==> inputs of 12-01 <==
==> flow/design.v <==
module contador_de_programa(
    input  wire       clk,
    input  wire       reset,
    input  wire [6:0] cantidad_instrucciones,
    output reg  [1:0] fase,
    output reg  [6:0] o_contador,
    output reg        done
);
wire [6:0] siguiente = o_contador + 7'd1;
always @(posedge clk) begin
    if (reset) begin
        fase       <= 2'd0;
        o_contador <= 7'd0;
        done       <= (cantidad_instrucciones == 7'd0);
    end else if (!done) begin
        if (fase == 2'd2) begin
            fase       <= 2'd0;
            o_contador <= siguiente;
            if (siguiente == cantidad_instrucciones)
                done <= 1'b1;
        end else begin
            fase <= fase + 2'd1;
        end
    end
end
endmodule
module unidad_control
(
    input  [3:0] instruction,
    output reg       write_enable_RB,
    output reg       read_ram,
    output reg       write_ram,
    output reg [3:0] alu_opcode,
    output reg       valido
);
always @* begin
    write_enable_RB = 1'b0;
    read_ram        = 1'b0;
    write_ram       = 1'b0;
    alu_opcode      = 4'b0000;
    valido          = 1'b1;
    case (instruction)
        4'b0000: begin write_enable_RB = 1'b1; alu_opcode = 4'b0000; end  
        4'b0001: begin write_enable_RB = 1'b1; alu_opcode = 4'b0001; end  
        4'b0010: begin write_enable_RB = 1'b1; alu_opcode = 4'b0010; end  
        4'b0011: begin write_enable_RB = 1'b1; alu_opcode = 4'b0110; end  
        4'b0100: begin write_enable_RB = 1'b1; alu_opcode = 4'b0111; end  
        4'b0101: begin write_enable_RB = 1'b1; alu_opcode = 4'b1100; end  
        4'b0110: write_ram = 1'b1;                                         
        4'b0111: read_ram  = 1'b1;                                         
        default: valido = 1'b0;                                            
    endcase
end
endmodule
module alu(
    input  [3:0]      op,
    input  [31:0]     din1_alu,
    input  [31:0]     din2_alu,
    output reg [31:0] result_alu
);
always @* begin
    case (op)
        4'b0000: result_alu = din1_alu & din2_alu;
        4'b0001: result_alu = din1_alu | din2_alu;
        4'b0010: result_alu = din1_alu + din2_alu;
        4'b0110: result_alu = din1_alu - din2_alu;
        4'b0111: result_alu = (din1_alu < din2_alu) ? 32'd1 : 32'd0;
        4'b1100: result_alu = ~(din1_alu | din2_alu);
        default: result_alu = 32'd0;
    endcase
end
endmodule
module banco_de_registros(
    input  wire        clk,
    input  wire        reset,
    input  wire [4:0]  read_address_1,
    input  wire [4:0]  read_address_2,
    input  wire [4:0]  write_address,
    input  wire [31:0] data_write,
    input  wire        write_enable,
    output wire [31:0] data_register_1,
    output wire [31:0] data_register_2
);
reg [31:0] mem [0:31];
function [31:0] valor_inicial(input [4:0] r);
    case (r)
        5'd0:  valor_inicial = 32'h000000DE;
        5'd1:  valor_inicial = 32'h0000006F;
        5'd2:  valor_inicial = 32'h00000064;
        5'd3:  valor_inicial = 32'h000000C8;
        5'd7:  valor_inicial = 32'h00000014;
        5'd8:  valor_inicial = 32'h00000015;
        5'd9:  valor_inicial = 32'h00000016;
        5'd10: valor_inicial = 32'h00000052;
        5'd11: valor_inicial = 32'h0000001B;
        5'd12: valor_inicial = 32'h7FFFFFF3;
        5'd16: valor_inicial = 32'h00000017;
        5'd17: valor_inicial = 32'h00000018;
        5'd18: valor_inicial = 32'h00000019;
        default: valor_inicial = 32'h00000000;
    endcase
endfunction
integer i;
always @(posedge clk) begin
    if (reset) begin
        for (i = 0; i < 32; i = i + 1)
            mem[i] <= valor_inicial(i[4:0]);
    end else if (write_enable) begin
        mem[write_address] <= data_write;
    end
end
assign data_register_1 = mem[read_address_1];
assign data_register_2 = mem[read_address_2];
endmodule
module ram(
    input  wire        clk,
    input  wire [31:0] address,
    input  wire [31:0] din,
    input  wire        write_enable,
    output wire [31:0] dout
);
reg [31:0] mem [0:31];
always @(posedge clk) begin
    if (write_enable)
        mem[address[4:0]] <= din;
end
assign dout = mem[address[4:0]];
endmodule
module jericalla_evolucion(
    input  wire        clk,
    input  wire        reset,
    input  wire [6:0]  cantidad_instrucciones,
    output wire [6:0]  imem_addr,
    input  wire [18:0] imem_data,
    output reg  [31:0] data_out,
    output reg         zf,
    output reg         valid,
    output wire        done
);
wire [1:0] fase;
wire [6:0] pc;
contador_de_programa contador_de_programa_inst(
    .clk(clk),
    .reset(reset),
    .cantidad_instrucciones(cantidad_instrucciones),
    .fase(fase),
    .o_contador(pc),
    .done(done)
);
assign imem_addr = pc;
wire       cu_we_rb, cu_read_ram, cu_write_ram, cu_valido;
wire [3:0] cu_alu_opcode;
unidad_control unidad_control_inst(
    .instruction(imem_data[18:15]),
    .write_enable_RB(cu_we_rb),
    .read_ram(cu_read_ram),
    .write_ram(cu_write_ram),
    .alu_opcode(cu_alu_opcode),
    .valido(cu_valido)
);
wire [31:0] rb_dr1, rb_dr2;
reg  [31:0] resultado;
reg        b1_we_rb, b1_read_ram, b1_write_ram, b1_valido;
reg [3:0]  b1_alu_opcode;
reg [4:0]  b1_rd;
reg [31:0] b1_dr1, b1_dr2;
reg        b2_we_rb, b2_valido;
reg [4:0]  b2_rd;
wire activo = !done;
banco_de_registros banco_de_registros_inst(
    .clk(clk),
    .reset(reset),
    .read_address_1(imem_data[9:5]),
    .read_address_2(imem_data[4:0]),
    .write_address(b2_rd),
    .data_write(resultado),
    .write_enable(activo && fase == 2'd2 && b2_we_rb),
    .data_register_1(rb_dr1),
    .data_register_2(rb_dr2)
);
wire [31:0] alu_result;
alu alu_inst(
    .op(b1_alu_opcode),
    .din1_alu(b1_dr1),
    .din2_alu(b1_dr2),
    .result_alu(alu_result)
);
wire [31:0] ram_dout;
ram ram_inst(
    .clk(clk),
    .address(b1_dr1),
    .din(b1_dr2),
    .write_enable(activo && fase == 2'd1 && b1_write_ram),
    .dout(ram_dout)
);
always @(posedge clk) begin
    if (reset) begin
        b1_we_rb  <= 1'b0;
        b1_read_ram <= 1'b0;
        b1_write_ram <= 1'b0;
        b1_valido <= 1'b0;
        b2_we_rb  <= 1'b0;
        b2_valido <= 1'b0;
        valid     <= 1'b0;
        zf        <= 1'b0;
    end else begin
        valid <= 1'b0;
        if (activo) begin
            case (fase)
                2'd0: begin
                    b1_we_rb      <= cu_we_rb;
                    b1_read_ram   <= cu_read_ram;
                    b1_write_ram  <= cu_write_ram;
                    b1_valido     <= cu_valido;
                    b1_alu_opcode <= cu_alu_opcode;
                    b1_rd         <= imem_data[14:10];
                    b1_dr1        <= rb_dr1;
                    b1_dr2        <= rb_dr2;
                end
                2'd1: begin
                    b2_we_rb  <= b1_we_rb;
                    b2_valido <= b1_valido;
                    b2_rd     <= b1_rd;
                    if (b1_read_ram)
                        resultado <= ram_dout;
                    else if (b1_write_ram)
                        resultado <= b1_dr2;
                    else
                        resultado <= alu_result;
                end
                default: begin
                    valid    <= b2_valido;
                    data_out <= resultado;
                    if (b2_we_rb)
                        zf <= (resultado == 32'd0);
                end
            endcase
        end
    end
end
endmodule
==> flow/run.sh <==
#!/bin/bash
# the make line also repeats each setting of config.mk as NAME=value (left out here)
make -C /OpenROAD-flow-scripts/flow DESIGN_CONFIG=/design/flow/config.mk WORK_HOME=/design/flow/orfs CLKGATE_MAP_FILE= finish
==> flow/config.mk <==
export PLATFORM = sky130hd
export DESIGN_NAME = jericalla_evolucion
export DESIGN_NICKNAME = jericalla_evolucion
export VERILOG_FILES = /design/flow/design.v
export SDC_FILE = /design/flow/constraint.sdc
export NUM_CORES = 4
export LEC_CHECK = 0
export CAP_MARGIN = 20
export CORE_MARGIN = 2
export CORE_UTILIZATION = 40
export CTS_CLUSTER_DIAMETER = 155
export HOLD_SLACK_MARGIN = 0.18
export PLACE_DENSITY_LB_ADDON = 0.07
export SLEW_MARGIN = 20
export TNS_END_PERCENT = 95
==> flow/constraint.sdc <==
create_clock -name core_clock -period 3.52 [get_ports {clk}]
set_input_delay 0.7040 -clock core_clock [delete_from_list [all_inputs] [get_ports {clk}]]
set_output_delay 0.7040 -clock core_clock [all_outputs]
set_load 0.01 [all_outputs]
==> 05-15 (differences from 12-01) <==
- CORE_UTILIZATION: 40 -> 72
- CTS_CLUSTER_DIAMETER: 155 -> 366
- CTS_CLUSTER_SIZE: not set -> 13
- HOLD_SLACK_MARGIN: 0.18 -> not set
- PLACE_DENSITY_LB_ADDON: 0.07 -> not set
- TNS_END_PERCENT: 95 -> not set
==> flow/constraint.sdc (replaced) <==
create_clock -name core_clock -period 3.11 [get_ports {clk}]
set_input_delay 0.6220 -clock core_clock [delete_from_list [all_inputs] [get_ports {clk}]]
set_output_delay 0.6220 -clock core_clock [all_outputs]
set_load 0.01 [all_outputs]
==> 03-28 (differences from 12-01) <==
- ABC_AREA: not set -> 1
- CORE_UTILIZATION: 40 -> 72
- CTS_CLUSTER_DIAMETER: 155 -> not set
- CTS_CLUSTER_SIZE: not set -> 87
- HOLD_SLACK_MARGIN: 0.18 -> not set
- PLACE_DENSITY_LB_ADDON: 0.07 -> 0.2
- TNS_END_PERCENT: 95 -> not set
==> flow/constraint.sdc (replaced) <==
create_clock -name core_clock -period 3.11 [get_ports {clk}]
set_input_delay 0.6220 -clock core_clock [delete_from_list [all_inputs] [get_ports {clk}]]
set_output_delay 0.6220 -clock core_clock [all_outputs]
set_load 0.01 [all_outputs]
==> ci_impl_report.md <==
### Metrics collected by this job

| Metric | Value |
|---|---|
| Tap cells | `3402` |
| Synth cell count leaders | `2190 x edfxtp_1, 906 x mux4_2, 874 x and2_1` |
| Met1 Usage GRT | `35.0%` |
| Endpoint, Worst Hold | `b1_rd[2]` |
| WL met1 | `about 140000 um` |
| # clk buffers | `309` |
| Family with the most delay on the worst path | `AND-OR/OR-AND gates` |
| Outcome | `complete, no violations` |
| Min Hold Slack | `between 0.3 and 0.4 ns` |
Source of the figures above: 12-01

==> ci_impl_report.md <==
### Metrics collected by this job

| Metric | Value |
|---|---|
| # clk buffers | `about 270` |
| Worst setup margin | `-0.131 ns` |
| Endpoint, Worst Hold | `b1_rd[3]` |
| Family with the most delay on the worst path | `simple AND/OR/NAND/NOR gates` |
| Outcome | `finished with violations` |
| Fail Reasons | `negative setup slack` |
| Setup-failing EPs final | `4` |
| WL met1 | `115000 um` |
| Tap cells | `1890` |
| Min Hold Slack | `about 0.29 ns` |
Source of the figures above: 03-28

==> ci_impl_report.md <==
### Metrics collected by this job

| Metric | Value |
|---|---|
| Worst setup margin | `-0.234 ns` |
| # clk buffers | `213` |
| Synth cell count leaders | `2190 x edfxtp_1, 906 x mux4_2, 874 x and2_1` |
| Fail Reasons | `negative setup slack` |
| Synth cell types | `86` |
| Min Hold Slack | `0.287 ns` |
| WL met1 | `about 100000 um` |
| Final Hold Viols | `0` |
| Setup-failing EPs final | `approximately 96` |
| Family with the most delay on the worst path | `AND-OR/OR-AND gates` |
| Tap cells | `~1900` |
| Outcome | `finished with violations` |
Source of the figures above: 05-15

